==> inputs of run Z <==
==> flow/design.v <==
    `timescale 1ns / 1ps
    module chip8_cpu (
        input wire clk,
        input wire reset,
        input wire [7:0] mem_data_in,
        input wire [15:0] key_pressed,
        output reg mem_read,
        output reg [11:0] mem_addr_out,
        output reg [7:0] mem_data_out,
        output reg mem_write
    );
        reg [11:0]    pc;
        reg [11:0]    I;
        reg [7:0]     V[0:15];
        reg [15:0]    opcode;
        reg [3:0]     state;
        reg [3:0]     pc_data;
        reg [11:0]    stack[0:15];
        reg [7:0]     opcode_fh;
        reg [7:0]     opcode_sh;
        reg [7:0]     delay_timer,sound_timer; 
        reg [20:0]    one_hz;
        reg [3:0]     i;
        reg [15:0]    lfsr;       
        reg [1:0]     bcd_step;   
        wire [7:0]    vx = V[opcode[11:8]];
        wire [7:0]    vy = V[opcode[7:4]];
        wire [8:0]    add_xy = {1'b0, vx} + {1'b0, vy};
        wire [7:0]    bcd_h = vx / 8'd100;
        wire [7:0]    bcd_t = (vx / 8'd10) % 8'd10;
        wire [7:0]    bcd_o = vx % 8'd10;
        reg  [3:0]    key_idx;
        integer       k;
        always @(*) begin
            key_idx = 4'd0;
            for (k = 15; k >= 0; k = k - 1)
                if (key_pressed[k]) key_idx = k[3:0];
        end
        localparam FETCH1 = 0;
        localparam FETCH1_WAIT = 1;
        localparam FETCH2 = 2;
        localparam FETCH2_WAIT = 3;
        localparam LASTFETCH = 4;
        localparam EXECUTE = 5;
        localparam LASTFETCH_WAIT = 6;
        localparam STORE = 7;
        localparam RETRIEVE = 8;
        localparam RETRIEVE_WAIT = 9;
        localparam RETRIEVE_WAIT2 = 10;
        localparam BCD = 11;
        localparam KEYWAIT = 12;
        always @(posedge clk or posedge reset) begin
            if(reset) begin
                pc <= 12'h200;
                state <= FETCH1;
                opcode <= 0;
                I <= 12'd0;
                opcode_fh <= 0;
                opcode_sh <= 0;
                mem_read <= 0;
                mem_write <= 0;
                delay_timer <= 0;
                pc_data <= 0;
                one_hz <= 0;
                sound_timer <= 0;
                lfsr <= 16'hACE1;
                bcd_step <= 0;
            end else begin
                if (one_hz == 833333) begin  
                    one_hz <= 0;
                    if (delay_timer > 0)
                        delay_timer <= delay_timer - 1;
                    if (sound_timer > 0)
                        sound_timer <= sound_timer - 1;
                end else begin
                    one_hz <= one_hz + 1;
                end
                mem_read <= 0;
                mem_write <= 0;
            case(state)
                FETCH1: begin
                    mem_addr_out <= pc;
                    mem_read <= 1;
                    state <= FETCH1_WAIT;
                end
                FETCH1_WAIT: begin
                    state <= FETCH2;
                end
                FETCH2: begin
                    opcode_fh <= mem_data_in;
                    mem_addr_out <= pc + 1;
                    mem_read <= 1;
                    state <= FETCH2_WAIT;
                end
                FETCH2_WAIT: begin
                    state <= LASTFETCH;
                end
                LASTFETCH: begin
                    opcode_sh <= mem_data_in;
                    state <= LASTFETCH_WAIT;
                end 
                LASTFETCH_WAIT: begin
                    opcode <= {opcode_fh, opcode_sh};
                    state <= EXECUTE;
                end
                EXECUTE: begin
                    pc <= pc + 2;
                    state <= FETCH1;
                    case(opcode[15:12])                     
                        4'h6: begin
                            V[opcode[11:8]] <= opcode[7:0];
                        end
                        4'h7: begin
                            V[opcode[11:8]] <= V[opcode[11:8]] + opcode[7:0];
                        end
                        4'h1: begin
                            pc <= opcode[11:0];
                        end 
                        4'h2: begin
                            stack[pc_data] <= pc + 2;
                            pc <= opcode[11:0];
                            pc_data <= pc_data + 1;
                        end
                        4'h9: begin
                            if (vx != vy)
                                pc <= pc + 4;
                        end
                        4'h5: begin
                            if (vx == vy)
                                pc <= pc + 4;
                        end
                        4'h3: begin
                            if (vx == opcode[7:0])
                                pc <= pc + 4;
                        end
                        4'h4: begin
                            if (vx != opcode[7:0])
                                pc <= pc + 4;
                        end
                        4'h8: begin
                            case(opcode[3:0])
                                4'h0: V[opcode[11:8]] <= vy;
                                4'h1: V[opcode[11:8]] <= vx | vy;
                                4'h2: V[opcode[11:8]] <= vx & vy;
                                4'h3: V[opcode[11:8]] <= vx ^ vy;
                                4'h4: begin
                                    V[opcode[11:8]] <= add_xy[7:0];
                                    V[15] <= {7'd0, add_xy[8]};
                                end
                                4'h5: begin
                                    V[opcode[11:8]] <= vx - vy;
                                    V[15] <= {7'd0, vx >= vy};
                                end
                                4'h6: begin
                                    V[opcode[11:8]] <= vx >> 1;
                                    V[15] <= {7'd0, vx[0]};
                                end 
                                4'h7: begin
                                    V[opcode[11:8]] <= vy - vx;
                                    V[15] <= {7'd0, vy >= vx};
                                end
                                4'hE: begin
                                    V[opcode[11:8]] <= vx << 1;
                                    V[15] <= {7'd0, vx[7]};
                                end
                                default: ;
                            endcase
                        end
                        4'hA: begin 
                            I <= opcode[11:0];
                        end
                        4'hB: begin
                            pc <= opcode[11:0] + {4'd0, V[0]};
                        end
                        4'hC: begin
                            V[opcode[11:8]] <= opcode[7:0] & lfsr[7:0];
                            lfsr <= {lfsr[14:0], lfsr[15] ^ lfsr[13] ^ lfsr[12] ^ lfsr[10]};
                        end
                        4'hE: begin
                            case(opcode[7:0])
                                8'h9E: begin
                                    if (key_pressed[vx[3:0]])
                                        pc <= pc + 4;
                                end
                                8'hA1: begin
                                    if (key_pressed[vx[3:0]] != 1)
                                        pc <= pc + 4;
                                end
                                default: ;
                            endcase        
                        end    
                        4'hF: begin
                            case(opcode[7:0])
                                8'h07: begin
                                    V[opcode[11:8]] <= delay_timer;
                                end
                                8'h0A: begin
                                    pc <= pc;
                                    state <= KEYWAIT;
                                end
                                8'h15: begin
                                    delay_timer <= V[opcode[11:8]];
                                end
                                8'h18: begin
                                    sound_timer <= V[opcode[11:8]];
                                end
                                8'h1E: begin
                                    I <= I + V[opcode[11:8]];
                                end
                                8'h29: begin
                                    I <= {8'd0, vx[3:0]} * 12'd5;
                                end
                                8'h33: begin
                                    pc <= pc;
                                    bcd_step <= 0;
                                    state <= BCD;
                                end
                                8'h55: begin
                                    pc <= pc;
                                    i <= 0;
                                    state <= STORE;
                                end
                                8'h65: begin
                                    pc <= pc;
                                    i <= 0;
                                    state <= RETRIEVE;
                                end 
                                default: ;
                            endcase
                        end
                        4'hD: begin    
                        end
                        4'h0: begin
                            if (opcode[11:0] == 12'h0EE) begin
                                pc <= stack[pc_data - 1];
                                pc_data <= pc_data - 1;
                            end
                        end
                        default: ;
                    endcase 
                end
                STORE: begin 
                    mem_addr_out <= I + i;
                    mem_data_out <= V[i];
                    mem_write <= 1;
                    if (i == opcode[11:8]) begin
                        pc <= pc + 2;
                        state <= FETCH1;
                    end else begin
                        i <= i+1;
                        state <= STORE;
                    end
                end
                RETRIEVE: begin
                    mem_addr_out <= I + i;
                    mem_read <= 1;
                    state <= RETRIEVE_WAIT;
                end
                RETRIEVE_WAIT: begin
                    state <= RETRIEVE_WAIT2;
                end
                RETRIEVE_WAIT2: begin
                  V[i] <= mem_data_in;
                  if (i == opcode[11:8]) begin
                      pc <= pc + 2;
                      state <= FETCH1;
                  end else begin
                      i <= i + 1;
                      state <= RETRIEVE;
                  end
                end
                BCD: begin
                    mem_addr_out <= I + bcd_step;
                    mem_data_out <= (bcd_step == 0) ? bcd_h : (bcd_step == 1) ? bcd_t : bcd_o;
                    mem_write <= 1;
                    if (bcd_step == 2) begin
                        pc <= pc + 2;
                        state <= FETCH1;
                    end else begin
                        bcd_step <= bcd_step + 1;
                    end
                end
                KEYWAIT: begin
                    if (key_pressed != 16'd0) begin
                        V[opcode[11:8]] <= {4'd0, key_idx};
                        pc <= pc + 2;
                        state <= FETCH1;
                    end
                end
                default: state <= FETCH1;
            endcase
          end
        end
    endmodule
==> flow/run.sh <==
#!/bin/bash
# the make line also repeats each setting of config.mk as NAME=value (left out here)
make -C /OpenROAD-flow-scripts/flow DESIGN_CONFIG=/design/flow/config.mk WORK_HOME=/design/flow/orfs CLKGATE_MAP_FILE= finish
==> flow/config.mk <==
export PLATFORM = sky130hd
export DESIGN_NAME = chip8_cpu
export DESIGN_NICKNAME = chip8_cpu
export VERILOG_FILES = /design/flow/design.v
export SDC_FILE = /design/flow/constraint.sdc
export NUM_CORES = 4
export LEC_CHECK = 0
export ABC_AREA = 0
export CAP_MARGIN = 20
export CELL_PAD_IN_SITES_DETAIL_PLACEMENT = 0
export CELL_PAD_IN_SITES_GLOBAL_PLACEMENT = 1
export CORE_ASPECT_RATIO = 0.84
export CORE_MARGIN = 2
export CORE_UTILIZATION = 64
export CTS_CLUSTER_DIAMETER = 160
export GPL_TIMING_DRIVEN = 1
export PLACE_DENSITY_LB_ADDON = 0.17
export SETUP_SLACK_MARGIN = 1.19
export SLEW_MARGIN = 20
==> flow/constraint.sdc <==
create_clock -name core_clock -period 20.7 [get_ports {clk}]
set_input_delay 4.1400 -clock core_clock [delete_from_list [all_inputs] [get_ports {clk}]]
set_output_delay 4.1400 -clock core_clock [all_outputs]
set_load 0.01 [all_outputs]
==> inputs of run R, as changes to run Z <==
ABC_AREA = 1   (was 0)
CAP_MARGIN = 35   (was 20)
CELL_PAD_IN_SITES_DETAIL_PLACEMENT = 2   (was 0)
CORE_ASPECT_RATIO = 0.62   (was 0.84)
CORE_MARGIN = 9   (was 2)
CORE_UTILIZATION = 49   (was 64)
CTS_CLUSTER_DIAMETER = 329   (was 160)
CTS_CLUSTER_SIZE = 90   (was not set)
GPL_ROUTABILITY_DRIVEN = 1   (was not set)
MAX_ROUTING_LAYER = met5   (was not set)
MIN_ROUTING_LAYER = met1   (was not set)
PLACE_DENSITY_LB_ADDON = 0.28   (was 0.17)
SETUP_SLACK_MARGIN = not set   (was 1.19)
SLEW_MARGIN = 35   (was 20)
TNS_END_PERCENT = 80   (was not set)
==> flow/constraint.sdc (replaced) <==
create_clock -name core_clock -period 17.5 [get_ports {clk}]
set_input_delay 3.5000 -clock core_clock [delete_from_list [all_inputs] [get_ports {clk}]]
set_output_delay 3.5000 -clock core_clock [all_outputs]
set_load 0.01 [all_outputs]
==> inputs of run G, as changes to run Z <==
ABC_AREA = not set   (was 0)
CELL_PAD_IN_SITES_DETAIL_PLACEMENT = not set   (was 0)
CELL_PAD_IN_SITES_GLOBAL_PLACEMENT = not set   (was 1)
CORE_ASPECT_RATIO = not set   (was 0.84)
CORE_UTILIZATION = 15   (was 64)
CTS_CLUSTER_DIAMETER = not set   (was 160)
GPL_TIMING_DRIVEN = not set   (was 1)
PLACE_DENSITY_LB_ADDON = not set   (was 0.17)
SETUP_SLACK_MARGIN = not set   (was 1.19)
==> flow/constraint.sdc (replaced) <==
create_clock -name core_clock -period 11.7 [get_ports {clk}]
set_input_delay 2.3400 -clock core_clock [delete_from_list [all_inputs] [get_ports {clk}]]
set_output_delay 2.3400 -clock core_clock [all_outputs]
set_load 0.01 [all_outputs]
==> qor summary <==
Result of the run: run G finished clean; run R did not finish; run Z finished clean
Failing step: run G -; run R 3_5_place_dp; run Z -
Largest incremental delay on the critical path: run G 0.53 ns; run R -; run Z 1.03 ns
Total stage count of the critical path: run G 52; run R -; run Z 54
Chip Height: run G 438 um; run R 204 um; run Z 197 um
Fraction of area in registers: run G 39.4%; run R -; run Z 43.1%
Number of global-route vias before repair: run G 23200; run R -; run Z 23400
Hold slack: run G 0.319 ns; run R -; run Z 0.349 ns
Max_slew headroom: run G 26.7%; run R -; run Z 17.8%
Type of origin of the critical path: run G flip-flop; run R -; run Z flip-flop
DP Worst Slack: run G -0.125 ns; run R -; run Z 7.33 ns
Power spent charging and discharging nets: run G 1.73 mW; run R -; run Z 0.946 mW
Setup TNS: run G 0 ns; run R -; run Z 0 ns
Post-CTS Resized: run G 2; run R -; run Z 0
Power in combinational cells: run G 1.38 mW; run R -; run Z 0.759 mW
Power group with the largest share: run G sequential cells; run R -; run Z sequential cells
Clock latency reported for the late side of the worst-skew pair: run G 0.66 ns; run R -; run Z 0.63 ns
Layout Utilization: run G 18.1%; run R -; run Z 71.4%
Remaining design rule violation count: run G 0; run R -; run Z 0
No activity file was given, so power comes from the tool's default toggle rates.
